==> flow/design.v <==
`timescale 1ns / 1ps
module cpu_hazard(input wire clk,
           input wire rst,
           input wire enable,
           input wire start,
           output wire d_we,
           output wire [7:0] i_addr,
           output wire [7:0] d_addr,
           input  wire [15:0] i_datain,
           input  wire [15:0] d_datain,
           output wire [15:0] d_dataout,
           output wire busy
    );
    reg [7:0] pc;
    assign i_addr = pc;
    function automatic wr_reg(input [4:0] op);
      wr_reg = (op == 5'b00010) || (op == 5'b01000) || (op == 5'b10001) || (op == 5'b01010) || (op == 5'b10010)
            || (op == 5'b10000) || (op == 5'b01001) || (op == 5'b01011) || (op == 5'b01101) || (op == 5'b01110)
            || (op == 5'b01111)  || (op == 5'b00100)  || (op == 5'b00101)  || (op == 5'b00110) || (op == 5'b00111);
    endfunction
    function automatic rd_r1(input [4:0] op);
      rd_r1 = (op == 5'b00011) || (op == 5'b00010) || (op == 5'b01000) || (op == 5'b10001) || (op == 5'b01010)
           || (op == 5'b10010) || (op == 5'b01100) || (op == 5'b01101) || (op == 5'b01110) || (op == 5'b01111)
           || (op == 5'b00100) || (op == 5'b00110) || (op == 5'b00101) || (op == 5'b00111);
    endfunction
    function automatic rd_r2(input [4:0] op);
      rd_r2 = (op == 5'b01000) || (op == 5'b10001) || (op == 5'b01010) || (op == 5'b10010) || (op == 5'b01100)
           || (op == 5'b01101) || (op == 5'b01110) || (op == 5'b01111);
    endfunction
    function automatic rd_r0(input [4:0] op);
      rd_r0 = (op == 5'b10000) || (op == 5'b01011) || (op == 5'b01001) || (op == 5'b11001) || (op == 5'b11010)
           || (op == 5'b11011) || (op == 5'b11100) || (op == 5'b11101) || (op == 5'b11110) || (op == 5'b11111)
           || (op == 5'b00011);
    endfunction
    function automatic set_flags(input [4:0] op);
      set_flags = (op == 5'b01100) || (op == 5'b01000) || (op == 5'b01001) || (op == 5'b10001) || (op == 5'b01010)
               || (op == 5'b01011) || (op == 5'b10010) || (op == 5'b10000);
    endfunction
    reg state;
    reg next_state;
    reg [15:0] wb_ir;
    reg [15:0] id_ir;
    reg [15:0] ex_ir;
    reg [15:0] mem_ir;
    reg [15:0] reg_A;
    reg [15:0] reg_B;
    reg [15:0] smdr;
    reg [15:0] smdr1;
    reg [15:0] reg_C;
    reg [15:0] reg_C1;
    reg [15:0] gr [0:7];
    reg [15:0] ALUo;
    reg alu_cf;
    reg cf, nf, zf;
    reg dw;
    assign busy = state;
    always @(posedge clk or negedge rst)
    begin
      if (!rst) state <= 1'b0;
      else state <= next_state;
    end
    always @(*)
    begin
      case (state)
        1'b0: if (enable == 1 && start == 1) next_state = 1'b1;
               else next_state = 1'b0;
        default: if (enable == 0 || wb_ir[15:11] == 5'b00001) next_state = 1'b0;
               else next_state = 1'b1;
      endcase
    end
    wire branch_taken = ((ex_ir[15:11] == 5'b11010) && (zf == 1)) || ((ex_ir[15:11] == 5'b11100) && (nf == 1))
                     || ((ex_ir[15:11] == 5'b11011) && (zf == 0)) || ((ex_ir[15:11] == 5'b11101) && (nf == 0))
                     || ((ex_ir[15:11] == 5'b11110) && (cf == 1)) || ((ex_ir[15:11] == 5'b11111) && (cf == 0))
                     || (ex_ir[15:11] == 5'b11001);
    wire [4:0] if_op = i_datain[15:11];
    wire load_use = (id_ir[15:11] == 5'b00010) &&
                    ((rd_r1(if_op) && id_ir[10:8] == i_datain[6:4]) ||
                     (rd_r2(if_op) && id_ir[10:8] == i_datain[2:0]) ||
                     (rd_r0(if_op) && id_ir[10:8] == i_datain[10:8]));
    always @(posedge clk or negedge rst)
    begin
      if (!rst)
      begin
        id_ir <= 16'b0;
        pc <= 8'b0;
      end
      else if (state == 1'b1)
      begin
        if (branch_taken)
        begin
          pc <= ALUo[7:0];
          id_ir <= 16'b0;
        end
        else if (id_ir[15:11] == 5'b11000)
        begin
          pc <= id_ir[7:0];
          id_ir <= 16'b0;
        end
        else if (load_use)
        begin
          pc <= pc;
          id_ir <= 16'b0;
        end
        else
        begin
          pc <= pc + 1;
          id_ir <= i_datain;
        end
      end
    end
    function automatic [15:0] fwd(input [2:0] r);
      if (wr_reg(ex_ir[15:11]) && ex_ir[15:11] != 5'b00010 && ex_ir[10:8] == r)
        fwd = ALUo;
      else if (wr_reg(mem_ir[15:11]) && mem_ir[10:8] == r)
        fwd = (mem_ir[15:11] == 5'b00010) ? d_datain : reg_C;
      else if (wr_reg(wb_ir[15:11]) && wb_ir[10:8] == r)
        fwd = reg_C1;
      else
        fwd = gr[r];
    endfunction
    wire [4:0] id_op = id_ir[15:11];
    always @(posedge clk or negedge rst)
    begin
      if (!rst)
      begin
        ex_ir <= 0;
        reg_A <= 0;
        reg_B <= 0;
        smdr <= 0;
      end
      else if (state == 1'b1)
      begin
        if (branch_taken)
        begin
          ex_ir <= 16'b0;
          reg_A <= 16'b0;
          reg_B <= 16'b0;
        end
        else
        begin
          ex_ir <= id_ir;
          if (rd_r0(id_op) && id_op != 5'b00011)
            reg_A <= fwd(id_ir[10:8]);
          else if (rd_r1(id_op))
            reg_A <= fwd(id_ir[6:4]);
          if (id_op == 5'b00010 || id_op == 5'b00011 || id_op == 5'b00100 || id_op == 5'b00110
              || id_op == 5'b00101 || id_op == 5'b00111)
            reg_B <= {12'b0, id_ir[3:0]};
          else if (id_op == 5'b10000)
            reg_B <= {id_ir[7:0], 8'b0};
          else if (rd_r0(id_op))
            reg_B <= {8'b0, id_ir[7:0]};
          else if (rd_r2(id_op))
            reg_B <= fwd(id_ir[2:0]);
        end
        if (id_op == 5'b00011)
          smdr <= fwd(id_ir[10:8]);
      end
    end
    always @(*)
    begin
      alu_cf = cf;
      ALUo = reg_A + reg_B;
      case (ex_ir[15:11])
        5'b01000, 5'b01001, 5'b10000: {alu_cf, ALUo} = {1'b0, reg_A} + {1'b0, reg_B};
        5'b10001:              {alu_cf, ALUo} = {1'b0, reg_A} + {1'b0, reg_B} + {16'b0, cf};
        5'b01010, 5'b01011, 5'b01100:  {alu_cf, ALUo} = {1'b0, reg_A} - {1'b0, reg_B};
        5'b10010:              {alu_cf, ALUo} = {1'b0, reg_A} - {1'b0, reg_B} - {16'b0, cf};
        5'b01101:               ALUo = reg_A & reg_B;
        5'b01110:                ALUo = reg_A | reg_B;
        5'b01111:               ALUo = reg_A ^ reg_B;
        5'b00100, 5'b00101:         ALUo = reg_A << reg_B[3:0];
        5'b00110:               ALUo = reg_A >> reg_B[3:0];
        5'b00111:               ALUo = $signed(reg_A) >>> reg_B[3:0];
        default:            ALUo = reg_A + reg_B;
      endcase
    end
    always @(posedge clk or negedge rst)
    begin
      if (!rst)
      begin
        mem_ir <= 0;
        reg_C <= 0;
        zf <= 0;
        nf <= 0;
        cf <= 0;
        dw <= 0;
        smdr1 <= 0;
      end
      else if (state == 1'b1)
      begin
        mem_ir <= ex_ir;
        reg_C <= ALUo;
        smdr1 <= smdr;
        if (set_flags(ex_ir[15:11]))
        begin
          zf <= (ALUo == 0);
          nf <= ALUo[15];
          cf <= alu_cf;
        end
        dw <= (ex_ir[15:11] == 5'b00011);
      end
    end
    assign d_addr = reg_C[7:0];
    assign d_dataout = smdr1;
    assign d_we = dw;
    always @(posedge clk or negedge rst)
    begin
      if (!rst)
      begin
        wb_ir <= 0;
        reg_C1 <= 0;
      end
      else if (state == 1'b1)
      begin
        wb_ir <= mem_ir;
        if (mem_ir[15:11] == 5'b00010)
          reg_C1 <= d_datain;
        else
          reg_C1 <= reg_C;
      end
    end
    integer k;
    always @(posedge clk or negedge rst)
    begin
      if (!rst)
      begin
        for (k = 0; k < 8; k = k + 1) gr[k] <= 16'b0;
      end
      else if (state == 1'b1)
      begin
        if (wr_reg(wb_ir[15:11]))
          gr[wb_ir[10:8]] <= reg_C1;
      end
    end
endmodule
make LEC_CHECK=0 ABC_AREA=0 CAP_MARGIN=30 CORE_MARGIN=4 CORE_UTILIZATION=35 CTS_CLUSTER_SIZE=79 GPL_ROUTABILITY_DRIVEN=0 GPL_TIMING_DRIVEN=1 MAX_ROUTING_LAYER=met4 MIN_ROUTING_LAYER=met1 PLACE_DENSITY_LB_ADDON=0.24 SETUP_SLACK_MARGIN=0.37 SLEW_MARGIN=10 finish   # period 4.64 ns
run.sh (not shown) runs the stock make flow with config.mk's settings and CLKGATE_MAP_FILE=.
Then changed:
==> flow/config.mk (replaced) <==
export PLATFORM = sky130hd
export DESIGN_NAME = cpu_hazard
export DESIGN_NICKNAME = cpu_hazard
export VERILOG_FILES = /design/flow/design.v
export SDC_FILE = /design/flow/constraint.sdc
export NUM_CORES = 4
export LEC_CHECK = 0
export CAP_MARGIN = 20
export CORE_MARGIN = 2
export CORE_UTILIZATION = 70
export CTS_CLUSTER_DIAMETER = 24
export CTS_CLUSTER_SIZE = 24
export SETUP_SLACK_MARGIN = 0.54
export SLEW_MARGIN = 20
==> flow/constraint.sdc (replaced) <==
create_clock -name core_clock -period 3.87 [get_ports {clk}]
set_input_delay 0.7740 -clock core_clock [delete_from_list [all_inputs] [get_ports {clk}]]
set_output_delay 0.7740 -clock core_clock [all_outputs]
set_load 0.01 [all_outputs]
Outcome: With this change the flow ended with an error in 5_1_grt. Die area fell by 51%. Synthesized cell count stays the same. Synthesized area does not change.
Then changed:
--- a/flow/config.mk
+++ b/flow/config.mk
@@ -10,3 +10,2 @@
-export CORE_UTILIZATION = 70
-export CTS_CLUSTER_DIAMETER = 24
-export CTS_CLUSTER_SIZE = 24
+export CORE_UTILIZATION = 72
+export PLACE_DENSITY = 0.76
==> flow/constraint.sdc (replaced) <==
create_clock -name core_clock -period 4.14 [get_ports {clk}]
set_input_delay 0.8280 -clock core_clock [delete_from_list [all_inputs] [get_ports {clk}]]
set_output_delay 0.8280 -clock core_clock [all_outputs]
set_load 0.01 [all_outputs]
The new run ran to the end with no violations; synthesized cell count does not change; synthesized area stays the same; die area went down by 2.7%.
Then changed:
--- a/flow/config.mk
+++ b/flow/config.mk
@@ -10,3 +10,2 @@
-export CORE_UTILIZATION = 72
-export PLACE_DENSITY = 0.76
-export SETUP_SLACK_MARGIN = 0.54
+export CORE_UTILIZATION = 71
+export SETUP_SLACK_MARGIN = -0.2
==> flow/constraint.sdc (replaced) <==
create_clock -name core_clock -period 2.77 [get_ports {clk}]
set_input_delay 0.5540 -clock core_clock [delete_from_list [all_inputs] [get_ports {clk}]]
set_output_delay 0.5540 -clock core_clock [all_outputs]
set_load 0.01 [all_outputs]
After rerunning: The new run stopped in 5_1_grt. Die size grows slightly. Synthesized area is unchanged. Synthesized cell count is unchanged.
